// lpc10_speech_synthetizer
module lpc10_speech_synthetizer (
  input  wire              clk,         
  input  wire              reset,       
  input  wire              StartSpeak,
  input  wire              RomData,
  output wire [11:0]       RomAdr,
  output reg  signed [9:0] SampleData,
  output reg               Speaking
);
make LEC_CHECK=0 ABC_AREA=1 CAP_MARGIN=20 CORE_ASPECT_RATIO=1.19 CORE_MARGIN=2 CORE_UTILIZATION=72 CTS_CLUSTER_DIAMETER=294 CTS_CLUSTER_SIZE=74 GPL_ROUTABILITY_DRIVEN=0 MAX_ROUTING_LAYER=met4 PLACE_DENSITY_LB_ADDON=0.03 SLEW_MARGIN=20 TNS_END_PERCENT=65 finish   # period 12.7 ns
run.sh (not shown) runs the stock make flow with config.mk's settings and CLKGATE_MAP_FILE=.
The starting point never finished: it broke off in global routing (5_1_grt) with ODB-0269.
==> next run, changes <==
ABC_AREA = default   (was 1)
CORE_ASPECT_RATIO = default   (was 1.19)
CORE_UTILIZATION = 40   (was 72)
CTS_CLUSTER_DIAMETER = default   (was 294)
CTS_CLUSTER_SIZE = default   (was 74)
GPL_ROUTABILITY_DRIVEN = default   (was 0)
MAX_ROUTING_LAYER = default   (was met4)
PLACE_DENSITY_LB_ADDON = default   (was 0.03)
TNS_END_PERCENT = default   (was 65)
clock period = 26.9 ns   (was 12.7 ns; I/O delays follow)
Result: This time the run passed the timing, DRC and antenna checks. Synthesized cell count shrinks by roughly a tenth. Area after synthesis is lower by a few percent. Die area goes up by well over a third.
==> next run, changes <==
ABC_AREA = 1   (was default)
CORE_UTILIZATION = 72   (was 40)
CTS_CLUSTER_DIAMETER = 174   (was default)
CTS_CLUSTER_SIZE = 10   (was default)
HOLD_SLACK_MARGIN = 0.28   (was default)
PLACE_DENSITY_LB_ADDON = 0.01   (was default)
SETUP_SLACK_MARGIN = 1.94   (was default)
TNS_END_PERCENT = 5   (was default)
clock period = 10.4 ns   (was 26.9 ns; I/O delays follow)
Effect: The new run finished but fails on negative setup slack. Sequential power came out higher to 2.6 times its value. Synthesized cell count came out higher by 15%. Setup slack degrades by 13 ns. Critical path depth came out higher by 13. Non-clock buffer count came out higher by 415. Final cell count came out higher by 9.9%. Area after synthesis came out higher by 2.5%. Die size came out lower by 43%.
==> next run, changes <==
ABC_AREA = default   (was 1)
CORE_UTILIZATION = 71   (was 72)
CTS_CLUSTER_DIAMETER = default   (was 174)
CTS_CLUSTER_SIZE = default   (was 10)
HOLD_SLACK_MARGIN = default   (was 0.28)
PLACE_DENSITY_LB_ADDON = default   (was 0.01)
SETUP_SLACK_MARGIN = -0.34   (was 1.94)
TNS_END_PERCENT = default   (was 5)
clock period = 19.2 ns   (was 10.4 ns; I/O delays follow)
Result: The changed run completed with no timing, DRC or antenna violations; fmax is lower by about a fifth; clock skew is lower by 0.046 ns; via count is lower by about a fifth; core utilization is lower by 10 points; power is lower by well over a third; setup slack improved by 4.8 ns; non-clock buffer count is lower by 423.
==> next run, changes <==
ABC_AREA = 1   (was default)
CAP_MARGIN = 5   (was 20)
CORE_UTILIZATION = 66   (was 71)
CTS_CLUSTER_DIAMETER = 295   (was default)
HOLD_SLACK_MARGIN = -0.08   (was default)
SETUP_SLACK_MARGIN = -0.24   (was -0.34)
clock period = 15.5 ns   (was 19.2 ns; I/O delays follow)
Setup slack loses 0.36 ns.
First-iteration DRC count goes down by roughly a tenth.
Routed wire length goes up by a few percent.
Non-clock buffer count goes up by 86.
Synthesized area goes up by a few percent.
Cell count goes up by about a fifth.
Total power goes up by a quarter to a third.
Cell area goes up by a few percent.
==> next run, changes <==
CAP_MARGIN = 20   (was 5)
CORE_UTILIZATION = 71   (was 66)
CTS_CLUSTER_DIAMETER = default   (was 295)
CTS_CLUSTER_SIZE = 75   (was default)
HOLD_SLACK_MARGIN = default   (was -0.08)
SETUP_SLACK_MARGIN = default   (was -0.24)
clock period = 20.4 ns   (was 15.5 ns; I/O delays follow)
After rerunning: The changed run finished with timing, DRC and antenna clean. Final area fell by a few percent. Via count went down slightly. Core utilization came out higher by 3.5 points. Setup slack improves by 2.6 ns. Routed wire length went down by a few percent.
No activity file was given, so power comes from the tool's default toggle rates.
